Design audio_core, start of the top module:
module audio_core(
	input clk,          
	input rst,          
	input tick,         
	input tick_1m,      
	input [15:0] accel_z,     
	input accel_valid,        
	output wire beat,   
	output [7:0] LED,   
	input PB_PLY, 	     
	input [3:0]  VOL,	  
	output P,		     
	output [3:0] SEGA,  
	output [7:0] SEGD,  
	output [7:0] BPM,   
	input [15:0] DATA,	  
	output note_req,      
	output song_end       
	);
make LEC_CHECK=0 ABC_AREA=1 CAP_MARGIN=15 CELL_PAD_IN_SITES_DETAIL_PLACEMENT=2 CELL_PAD_IN_SITES_GLOBAL_PLACEMENT=3 CORE_MARGIN=2 CORE_UTILIZATION=40 CTS_CLUSTER_DIAMETER=77 GPL_ROUTABILITY_DRIVEN=1 MAX_ROUTING_LAYER=met4 SETUP_SLACK_MARGIN=-0.5 SLEW_MARGIN=20 TNS_END_PERCENT=55 finish   # period 5.7 ns
run.sh (not shown) runs the stock make flow with config.mk's settings and CLKGATE_MAP_FILE=.
The starting point died in global placement without I/O (3_1_place_gp_skip_io) on GPL-0301.
Edit:
ABC_AREA = unset   (was 1)
CAP_MARGIN = 35   (was 15)
CELL_PAD_IN_SITES_GLOBAL_PLACEMENT = unset   (was 3)
CTS_CLUSTER_DIAMETER = unset   (was 77)
GPL_ROUTABILITY_DRIVEN = unset   (was 1)
HOLD_SLACK_MARGIN = 0.3   (was unset)
MAX_ROUTING_LAYER = unset   (was met4)
SETUP_SLACK_MARGIN = unset   (was -0.5)
TNS_END_PERCENT = unset   (was 55)
clock period = 4.9 ns   (was 5.7 ns; I/O delays follow)
With this change the flow ended with an error in detailed placement (3_5_place_dp) (DPL-0033).
Synthesized cell count went down by 10%.
Area after synthesis rises by 4.9%.
Die size goes up by 4.8%.

* * *

audio_core again, from the RTL that the note above started with.
## audio_core
module audio_core(
	input clk,          
	input rst,          
	input tick,         
	input tick_1m,      
	input [15:0] accel_z,     
	input accel_valid,        
	output wire beat,   
	output [7:0] LED,   
	input PB_PLY, 	     
	input [3:0]  VOL,	  
	output P,		     
	output [3:0] SEGA,  
	output [7:0] SEGD,  
	output [7:0] BPM,   
	input [15:0] DATA,	  
	output note_req,      
	output song_end       
	);
==> flow/config.mk <==
export PLATFORM = sky130hd
export DESIGN_NAME = audio_core
export DESIGN_NICKNAME = audio_core
export VERILOG_FILES = /design/flow/design.v
export SDC_FILE = /design/flow/constraint.sdc
export NUM_CORES = 4
export LEC_CHECK = 0
export ABC_AREA = 1
export CAP_MARGIN = 35
export CORE_ASPECT_RATIO = 0.54
export CORE_MARGIN = 3
export CORE_UTILIZATION = 35
export CTS_CLUSTER_DIAMETER = 33
export GPL_ROUTABILITY_DRIVEN = 0
export GPL_TIMING_DRIVEN = 1
export PLACE_DENSITY_LB_ADDON = 0.0
export SETUP_SLACK_MARGIN = -0.11
export SLEW_MARGIN = 25
==> flow/constraint.sdc <==
create_clock -name core_clock -period 10.0 [get_ports {clk}]
set_input_delay 2.0000 -clock core_clock [delete_from_list [all_inputs] [get_ports {clk}]]
set_output_delay 2.0000 -clock core_clock [all_outputs]
set_load 0.01 [all_outputs]
The baseline produced a layout that fails on setup timing.
Then changed:
- CAP_MARGIN: 35 -> 40
- CORE_ASPECT_RATIO: 0.54 -> 1.12
- CTS_CLUSTER_DIAMETER: 33 -> 242
- GPL_ROUTABILITY_DRIVEN: 0 -> 1
- PLACE_DENSITY_LB_ADDON: 0.0 -> 0.07
=> The new run finished but fails on setup timing; hold slack barely changes; final area goes down by 0.69%; count of clock-buffer cells in the layout fell by 10.
Then changed:
- ABC_AREA: 1 -> not set
- CAP_MARGIN: 40 -> 20
- CORE_ASPECT_RATIO: 1.12 -> not set
- CORE_MARGIN: 3 -> 2
- CORE_UTILIZATION: 35 -> 64
- CTS_CLUSTER_DIAMETER: 242 -> not set
- GPL_ROUTABILITY_DRIVEN: 1 -> not set
- GPL_TIMING_DRIVEN: 1 -> not set
- PLACE_DENSITY_LB_ADDON: 0.07 -> not set
- SETUP_SLACK_MARGIN: -0.11 -> 2.0
- SLEW_MARGIN: 25 -> 20
- clock period: 10.0 -> 6.78 ns (I/O delays scaled with it)
Result: The new run failed in 5_1_grt (GRT-0232). Synthesized cell count falls by 10%. Area after synthesis rises by 4.9%. Die size falls by 43%.

* * *

Starting RTL as in the previous note.
make LEC_CHECK=0 CAP_MARGIN=20 CORE_MARGIN=2 CORE_UTILIZATION=43 PLACE_DENSITY_LB_ADDON=0.01 SETUP_SLACK_MARGIN=2.92 SLEW_MARGIN=20 finish   # period 10.0 ns
The starting point finished clean.
==> next run, changes <==
Settings changed: CORE_UTILIZATION 43 to 53, PLACE_DENSITY_LB_ADDON 0.01 to unset, SETUP_SLACK_MARGIN 2.92 to -0.4.
Clock period 10.0 ns to 4.8 ns, I/O delays scaled along.
What happened:
- The changed run finished but failed the layout checks on negative setup slack
- wire length climbs by about 18%
- global-route usage increases by 13 points
- register-to-register slack is worse by 4.2 ns
- final cell count goes up by about 20%
- utilization came out higher by 31 points
- combinational power goes up to 2.8 times its value
- via count climbs by 21%
- total power is higher by 130%
- design area climbs by 34%
- sequential power rises by about 110%
- clock power went up by about 100%

* * *

Setup of fjord:
audio_core again, from the RTL that the note above started with.
// audio_core
module audio_core(
	input clk,          
	input rst,          
	input tick,         
	input tick_1m,      
	input [15:0] accel_z,     
	input accel_valid,        
	output wire beat,   
	output [7:0] LED,   
	input PB_PLY, 	     
	input [3:0]  VOL,	  
	output P,		     
	output [3:0] SEGA,  
	output [7:0] SEGD,  
	output [7:0] BPM,   
	input [15:0] DATA,	  
	output note_req,      
	output song_end       
	);
clock: 3.52 ns
lec_check: 0
cap_margin: 0
core_margin: 2
core_utilization: 64
cts_cluster_size: 33
hold_slack_margin: 0.3
setup_slack_margin: -0.3
slew_margin: 20
The log for fjord ends in global routing with error GRT-0116, so the run never completed.
Input-level comparison between garnet and fjord:
Settings: HOLD_SLACK_MARGIN no longer set, was 0.3; CORE_UTILIZATION now 35, was 64; PLACE_DENSITY now 0.55, previously not set; CTS_CLUSTER_SIZE no longer set, was 33; SETUP_SLACK_MARGIN no longer set, was -0.3; CAP_MARGIN now 20, was 0; the clock period (ns, I/O delays scaled along) now 10.1, was 3.52.
Findings:
garnet went all the way through synthesis, placement and routing and the layout is clean on timing, DRC and antenna.
Post-placement setup slack | garnet above fjord
Placer congestion estimate (fjord / garnet): 1.4
garnet vs. fjord: effective utilization at floorplan went down by 30 points.
Relative to fjord, placed instance count has decreased by 645 in garnet.
Input changes introduced in pepper (baseline for comparison: garnet):
Settings: putting HOLD_SLACK_MARGIN at 0.3 where nothing was set; clearing PLACE_DENSITY, which used to be 0.55; putting SETUP_SLACK_MARGIN at -0.3 where nothing was set; swapping 35 for 64 in CORE_UTILIZATION; swapping 10.1 for 4.14 in the clock period (ns, I/O delays scaled along).
--- outcome ---
pepper did not finish; a tool error ended it in global routing. pepper vs. garnet: floorplan die area went down by 37000 um2. Summary of the comparison: placer congestion estimate is higher in pepper, relative to garnet. From pepper to garnet, number of cells produced by synthesis did not move at all.
Power figures rest on the tool's default switching activity, not on a simulated workload.
